==> run a: inputs <==
==> flow/design.v (excerpt) <==
module SingleCycle_Top
(
	input				CLK	,
	input				RST	,
	output [9:0]	IMEM_ADDR	,
	input	 [15:0]	IMEM_RDATA	,
	output [9:0]	DMEM_ADDR	,
	output [15:0]	DMEM_WDATA	,
	output			DMEM_WE		,
	input	 [15:0]	DMEM_RDATA
);
clock: 11.6 ns
lec_check: 0
abc_area: 1
cap_margin: 10
core_aspect_ratio: 1.73
core_margin: 2
core_utilization: 72
cts_cluster_diameter: 44
cts_cluster_size: 17
hold_slack_margin: 0.29
max_routing_layer: met4
place_density: 0.68
setup_slack_margin: 2.98
slew_margin: 5
tns_end_percent: 5
run.sh (not shown) runs the stock make flow with config.mk's settings and CLKGATE_MAP_FILE=.
==> inputs of run b, as changes to run a <==
==> flow/config.mk (replaced) <==
export PLATFORM = sky130hd
export DESIGN_NAME = SingleCycle_Top
export DESIGN_NICKNAME = SingleCycle_Top
export VERILOG_FILES = /design/flow/design.v
export SDC_FILE = /design/flow/constraint.sdc
export NUM_CORES = 4
export LEC_CHECK = 0
export CAP_MARGIN = 20
export CORE_MARGIN = 2
export CORE_UTILIZATION = 40
export SLEW_MARGIN = 20
==> flow/constraint.sdc (replaced) <==
create_clock -name core_clock -period 15.6 [get_ports {CLK}]
set_input_delay 3.1200 -clock core_clock [delete_from_list [all_inputs] [get_ports {CLK}]]
set_output_delay 3.1200 -clock core_clock [all_outputs]
set_load 0.01 [all_outputs]
==> inputs of run c, as changes to run a <==
==> flow/config.mk (replaced) <==
export PLATFORM = sky130hd
export DESIGN_NAME = SingleCycle_Top
export DESIGN_NICKNAME = SingleCycle_Top
export VERILOG_FILES = /design/flow/design.v
export SDC_FILE = /design/flow/constraint.sdc
export NUM_CORES = 4
export LEC_CHECK = 0
export CAP_MARGIN = 20
export CORE_MARGIN = 2
export CORE_UTILIZATION = 40
export SLEW_MARGIN = 20
==> flow/constraint.sdc (replaced) <==
create_clock -name core_clock -period 16.0 [get_ports {CLK}]
set_input_delay 3.2000 -clock core_clock [delete_from_list [all_inputs] [get_ports {CLK}]]
set_output_delay 3.2000 -clock core_clock [all_outputs]
set_load 0.01 [all_outputs]
==> notes <==
Against run b, the count of clock-buffer cells in the layout of run c is lower by 6. Against run c, the total power of run b is higher by about 6%. Run a aborted during global routing. Run c ran to the end with no violations. Run b finished clean. Synthesized cell count is the same in run c and run b. In run c the hold slack is higher than in run b, by 0.0043 ns. Of run b and run c, run b has the higher via count (gap 0.22%, measured against run c). In run c the setup slack is lower than in run b, by 0.00072 ns.
==> figures <==
Top layer used by detailed routing: run a -; run b met5; run c met5
Net count entering floorplan: run a 4905; run b 4195; run c 4195
Number of gates resized after CTS: run a 207; run b 0; run c 1
RR Endpoint: run a -; run b pc.aux[14]; run c pc.aux[14]
GPL Wtd Cong: run a 1.40; run b 1.05; run c 1.04
Total routed wirelength: run a -; run b 180000 µm; run c 183000 µm
Met3 WL post-DR: run a -; run b 26700 µm; run c 24600 µm
Fillers: run a -; run b 8284; run c 8289
Comb power frac: run a -; run b 0.162; run c 0.168
Largest cell class by area: run a -; run b logic gates; run c logic gates
Insertion delay to the later sink of the worst-skew pair: run a -; run b 0.64 ns; run c 0.61 ns
Number of vias after detailed routing: run a -; run b 36400; run c 36300
Result of the run: run a did not finish; run b no timing/DRC/antenna violations; run c no timing/DRC/antenna violations
Failing step: run a global routing; run b -; run c -
Number of cells traversed by the worst hold path: run a -; run b 2; run c 2


==> job 3880 <==
SingleCycle_Top again, from the RTL that the note above started with.
Design SingleCycle_Top, start of the top module:
module SingleCycle_Top
(
	input				CLK	,
	input				RST	,
	output [9:0]	IMEM_ADDR	,
	input	 [15:0]	IMEM_RDATA	,
	output [9:0]	DMEM_ADDR	,
	output [15:0]	DMEM_WDATA	,
	output			DMEM_WE		,
	input	 [15:0]	DMEM_RDATA
);
	wire [15:0] sel_pc_out;
	wire [15:0] pc_out;
	wire [15:0] im_out;
	wire [15:0] alu_in;
	wire [15:0] rd1;
	wire [15:0] rd2;
	wire [15:0] alu_imm_out;
	wire [15:0] alu_out;
	wire [15:0] alu_bypass_out;
	wire [15:0] aux_out;
	wire [15:0] mem_out;
	wire [15:0] mem_bypass_out;
	wire [15:0] store_pc_out;
	wire [15:0] sum_imm_out;
	wire               comp;
	wire               sel_pc;    
	wire               sum_imm;   
	wire               store_pc;  
	wire               reg_we;    
	wire               alu_imm;   
	typedefs::alu_opcode_t alu_ctrl;  
	wire               alu_bypass;
	wire					 alu_feedback_in;
	wire               mem_we;    
	wire               mem_bypass;
	Controller control_block(
		.clk(CLK), 
		.op(typedefs::opcode_t'(im_out[15:10])), 
		.comp(comp), 
		.sel_PC(sel_pc), 
		.sum_imm(sum_imm), 
		.store_pc(store_pc), 
		.reg_we(reg_we), 
		.alu_imm(alu_imm), 
		.alu_ctrl(alu_ctrl), 
		.alu_bypass(alu_bypass),
		.alu_feedback_in(alu_feedback_in),
		.mem_we(mem_we), 
		.mem_bypass(mem_bypass)
	);
	Mux2x1 feedback_mux(
		.a(rd1), 
		.b(aux_out), 
		.sel(alu_feedback_in), 
		.out(alu_in)
	);
	Mux2x1 pc_mux(
		.a(pc_out + sum_imm_out), 
		.b(aux_out), 
		.sel(sel_pc), 
		.out(sel_pc_out)
	);
	Mux2x1 sum_imm_mux(
		.a(16'h1), 
		.b(aux_out), 
		.sel(sum_imm), 
		.out(sum_imm_out)
	);
	Reg pc(
		.in(sel_pc_out), 
		.clk(CLK),
		.rst(RST), 
		.out(pc_out)
	);
	assign IMEM_ADDR = pc_out[9:0];
	assign im_out    = IMEM_RDATA;
	RegFile reg_file(
		.a1(im_out[9:5]), 
		.a2(im_out[4:0]), 
		.wdata(store_pc_out), 
		.we(reg_we), 
		.clk(CLK),
		.rst(RST),
		.rd1(rd1), 
		.rd2(rd2)
	);
	Mux2x1 alu_imm_mux(
		.a(rd2), 
		.b({8'h0, im_out[7:0]}), 
		.sel(alu_imm), 
		.out(alu_imm_out)
	);
	ALU my_alu(
		.a(alu_in), 
		.b(alu_imm_out), 
		.opcode(alu_ctrl), 
		.out(alu_out), 
		.comp(comp)
	);
	Mux2x1 alu_bypass_mux(
		.a(alu_out), 
		.b(alu_imm_out), 
		.sel(alu_bypass), 
  ...
make LEC_CHECK=0 ABC_AREA=1 CAP_MARGIN=20 CORE_ASPECT_RATIO=0.5 CORE_MARGIN=2 CORE_UTILIZATION=72 CTS_CLUSTER_DIAMETER=361 CTS_CLUSTER_SIZE=94 SETUP_SLACK_MARGIN=0.4 SLEW_MARGIN=20 TNS_END_PERCENT=10 finish   # period 2.71 ns
==> job 5664 (differences from job 3880) <==
CAP_MARGIN = 30   (was 20)
CORE_ASPECT_RATIO = 1.81   (was 0.5)
CORE_UTILIZATION = 36   (was 72)
CTS_CLUSTER_DIAMETER = unset   (was 361)
CTS_CLUSTER_SIZE = 21   (was 94)
GPL_ROUTABILITY_DRIVEN = 0   (was unset)
GPL_TIMING_DRIVEN = 0   (was unset)
HOLD_SLACK_MARGIN = 0.27   (was unset)
SETUP_SLACK_MARGIN = unset   (was 0.4)
SLEW_MARGIN = 25   (was 20)
TNS_END_PERCENT = 75   (was 10)
==> flow/constraint.sdc (replaced) <==
create_clock -name core_clock -period 21.2 [get_ports {CLK}]
set_input_delay 4.2400 -clock core_clock [delete_from_list [all_inputs] [get_ports {CLK}]]
set_output_delay 4.2400 -clock core_clock [all_outputs]
set_load 0.01 [all_outputs]
==> notes <==
Job 3880 aborted during 4_1_cts. Job 5664 stopped in 5_1_grt (GRT-0116).
Between job 3880 and job 5664, the lower die area is in job 3880 (gap about 50%, measured against job 5664).
Synthesized cell count is the same in job 5664 and job 3880.
In synthesized area, job 3880 and job 5664 do not differ.


==> build 89 <==
SingleCycle_Top again, from the RTL that the note above started with.
Settings: LEC_CHECK=0, CAP_MARGIN=5, CELL_PAD_IN_SITES_DETAIL_PLACEMENT=0, CORE_MARGIN=2, CORE_UTILIZATION=35, CTS_CLUSTER_DIAMETER=251, GPL_ROUTABILITY_DRIVEN=1, GPL_TIMING_DRIVEN=0, PLACE_DENSITY_LB_ADDON=0.19, SLEW_MARGIN=20; clock period 9.37 ns.
==> inputs of trial 9, as changes to build 89 <==
==> flow/config.mk (replaced) <==
export PLATFORM = sky130hd
export DESIGN_NAME = SingleCycle_Top
export DESIGN_NICKNAME = SingleCycle_Top
export VERILOG_FILES = /design/flow/design.v
export SDC_FILE = /design/flow/constraint.sdc
export NUM_CORES = 4
export LEC_CHECK = 0
export ABC_AREA = 1
export CAP_MARGIN = 35
export CORE_MARGIN = 2
export CORE_UTILIZATION = 40
export GPL_ROUTABILITY_DRIVEN = 0
export HOLD_SLACK_MARGIN = 0.29
export MIN_ROUTING_LAYER = met2
export SETUP_SLACK_MARGIN = 0.19
export SLEW_MARGIN = 20
==> flow/constraint.sdc (replaced) <==
create_clock -name core_clock -period 16.0 [get_ports {CLK}]
set_input_delay 3.2000 -clock core_clock [delete_from_list [all_inputs] [get_ports {CLK}]]
set_output_delay 3.2000 -clock core_clock [all_outputs]
set_load 0.01 [all_outputs]
==> inputs of trial 70, as changes to build 89 <==
==> flow/config.mk (replaced) <==
export PLATFORM = sky130hd
export DESIGN_NAME = SingleCycle_Top
export DESIGN_NICKNAME = SingleCycle_Top
export VERILOG_FILES = /design/flow/design.v
export SDC_FILE = /design/flow/constraint.sdc
export NUM_CORES = 4
export LEC_CHECK = 0
export ABC_AREA = 0
export CAP_MARGIN = 10
export CORE_ASPECT_RATIO = 1.73
export CORE_MARGIN = 2
export CORE_UTILIZATION = 72
export CTS_CLUSTER_DIAMETER = 372
export CTS_CLUSTER_SIZE = 17
export HOLD_SLACK_MARGIN = 0.04
export MAX_ROUTING_LAYER = met4
export PLACE_DENSITY = 0.68
export SETUP_SLACK_MARGIN = 2.98
export SLEW_MARGIN = 5
export TNS_END_PERCENT = 5
==> flow/constraint.sdc (replaced) <==
create_clock -name core_clock -period 11.6 [get_ports {CLK}]
set_input_delay 2.3200 -clock core_clock [delete_from_list [all_inputs] [get_ports {CLK}]]
set_output_delay 2.3200 -clock core_clock [all_outputs]
set_load 0.01 [all_outputs]
==> summary of the runs <==
- Build 89 finished but fails on setup timing. Trial 9 failed in global routing. Trial 70 did not get past global routing on GRT-0116.
- In synthesized cell count, build 89 and trial 70 do not differ.
- In build 89 the area after synthesis is higher than in trial 9, by about 1.2%.
- The highest die size belongs to build 89, the lowest to trial 70.
Power and IR drop assume default switching activity.
